Design Calculator2_0, start of the top module:
module Calculator2_0(clk, rst, col, btn, btnres, fil, Sseg, anodos);
clock: 65.7 ns
lec_check: 0
cap_margin: 15
core_aspect_ratio: 0.51
core_margin: 2
core_utilization: 40
gpl_routability_driven: 0
max_routing_layer: met4
slew_margin: 20
run.sh (not shown) runs the stock make flow with config.mk's settings and CLKGATE_MAP_FILE=.
The first run finished but failed the layout checks on negative setup slack.
Next try:
Settings changed: ABC_AREA set to 1, CAP_MARGIN 15 to 10, CORE_MARGIN 2 to 4, CTS_CLUSTER_DIAMETER set to 205, MIN_ROUTING_LAYER set to met2, PLACE_DENSITY_LB_ADDON set to 0.04.
After rerunning: Now the flow failed in 5_1_grt (GRT-0116). Synthesized area is higher by 9.3%. Synthesized cell count came out higher by 27%. Die size came out higher by 12%.

========
== exp/ember ==
Starting RTL as in the previous note.
clock: 67.0 ns
lec_check: 0
abc_area: 1
cap_margin: 20
core_margin: 2
core_utilization: 64
place_density: 0.43
slew_margin: 20
exp/ember did not make it past global routing (5_1_grt), where a tool error ended it.
Relative to exp/ember, the following input files were edited for exp/sierra:
- removing PLACE_DENSITY (formerly 0.43)
- changing CORE_UTILIZATION from 64 to 68
- changing the clock period (ns, I/O delays scaled along) from 67.0 to 113.0
Notes after the runs:
exp/sierra was carried through to the last stage, and its layout satisfied the timing, DRC and antenna checks. Boundary pin count: exp/sierra vs exp/ember identical. Synthesized instance count: exp/sierra vs exp/ember identical. Compared with exp/ember, exp/sierra shows total clock buffers created by CTS that has gone up by a little under 10%. exp/ember -> exp/sierra: final weighted congestion in routability-driven placement decreased slightly. In the metrics for exp/sierra and exp/ember, the one carrying the lower post-place setup slack is exp/ember. The core area in exp/sierra was lower than what exp/ember gave. Looking only at total number of placement rows, and setting everything else aside, the higher value of exp/sierra and exp/ember goes to exp/ember. Fraction of the core area occupied by cells at floorplan sits higher in exp/sierra than in exp/ember. In the floorplan summary, exp/sierra is listed with a die area less than that of exp/ember. Post-CTS setup-driven buffer insertion count is lower on exp/sierra.
Here is what was changed in the inputs of exp/maple compared with exp/sierra.
- ABC_AREA removed (was 1)
- CORE_UTILIZATION changed from 68 to 40
- the clock period (ns, I/O delays scaled along) changed from 113.0 to 110.0
==> results <==
Area of all placed cells without fillers shrinks by a few percent when moving from exp/sierra to exp/maple.
exp/maple ended up with a higher register fraction of the total cell area than exp/sierra did.
Delta (exp/maple minus exp/sierra): iteration count of the initial detailed-routing pass shrank by 5; longest individual stage delay on the worst path shrank by 50 ps.
Here is what was changed in the inputs of exp/willow compared with exp/maple.
- CORE_ASPECT_RATIO newly set to 1.71
- CORE_UTILIZATION changed from 40 to 66
- MAX_ROUTING_LAYER newly set to met4
- CAP_MARGIN changed from 20 to 40
- the clock period (ns, I/O delays scaled along) changed from 110.0 to 89.1
Results
exp/maple → exp/willow: synthesized cell count held; setup slack at placement went down 1410 ps. exp/willow did not make it past global routing (5_1_grt), where a tool error ended it. Of exp/maple and exp/willow, the run reporting the lower number of cells upsized or downsized after cts was exp/maple.

========
alpha:
Calculator2_0 again, from the RTL that the note above started with.
Settings: LEC_CHECK=0, CAP_MARGIN=10, CORE_ASPECT_RATIO=1.37, CORE_MARGIN=2, CORE_UTILIZATION=60, GPL_ROUTABILITY_DRIVEN=1, HOLD_SLACK_MARGIN=-0.07, MAX_ROUTING_LAYER=met4, MIN_ROUTING_LAYER=met1, SLEW_MARGIN=20; clock period 83.3 ns.
alpha got as far as global routing, where a tool error ended the run.
--- input diff alpha..beta ---
--- a/flow/config.mk
+++ b/flow/config.mk
@@ -8,2 +8 @@
-export CAP_MARGIN = 10
-export CORE_ASPECT_RATIO = 1.37
+export CAP_MARGIN = 20
@@ -11,3 +10 @@
-export CORE_UTILIZATION = 60
-export GPL_ROUTABILITY_DRIVEN = 1
-export HOLD_SLACK_MARGIN = -0.07
+export CORE_UTILIZATION = 70
@@ -15 +12 @@
-export MIN_ROUTING_LAYER = met1
+export PLACE_DENSITY = 0.64
==> flow/constraint.sdc <==
create_clock -name core_clock -period 95.1 [get_ports {clk}]
set_input_delay 19.0200 -clock core_clock [delete_from_list [all_inputs] [get_ports {clk}]]
set_output_delay 19.0200 -clock core_clock [all_outputs]
set_load 0.01 [all_outputs]
==> results <==
- The flow completed for beta, but it is not clean: the layout still shows setup timing.
- From alpha to beta, number of buffers added to fix hold violations after cts did not move at all.
- On post-CTS setup buffer count: beta sits below alpha.
- Diff alpha -> beta: number of synthesized register bits held steady; chip area decreased 14%.
Here is what was changed in the inputs of gamma compared with beta.
--- a/flow/config.mk
+++ b/flow/config.mk
@@ -8 +8,2 @@
-export CAP_MARGIN = 20
+export CAP_MARGIN = 5
+export CORE_ASPECT_RATIO = 0.5
@@ -10 +11 @@
-export CORE_UTILIZATION = 70
+export CORE_UTILIZATION = 72
@@ -12 +13 @@
-export PLACE_DENSITY = 0.64
+export SETUP_SLACK_MARGIN = -1.23
==> flow/constraint.sdc <==
create_clock -name core_clock -period 86.5 [get_ports {clk}]
set_input_delay 17.3000 -clock core_clock [delete_from_list [all_inputs] [get_ports {clk}]]
set_output_delay 17.3000 -clock core_clock [all_outputs]
set_load 0.01 [all_outputs]
Findings:
- In the summary table, gamma is marked failed, with error GRT-0116 raised in global routing.
- beta -> gamma: post-synthesis instance area delta 0, exact match
- Going from beta to gamma, the number of rows created at floorplan was found to have gone down by about 30%.
- Summary of gamma over beta: post-synthesis share of cell area spent on and, or, nand and nor gates saw little to no change, HPWL after detailed placement saw an increase, die size saw a decrease, area of placed instances saw an increase, count of different cell masters after synthesis saw little to no change.
- What gamma reported for count of placed standard cells including taps has to be multiplied by 0.861 to get the figure for beta.
- beta has a lower routability-driven placement congestion ratio than gamma.
- Core outline area, gamma vs beta: down by a few percent
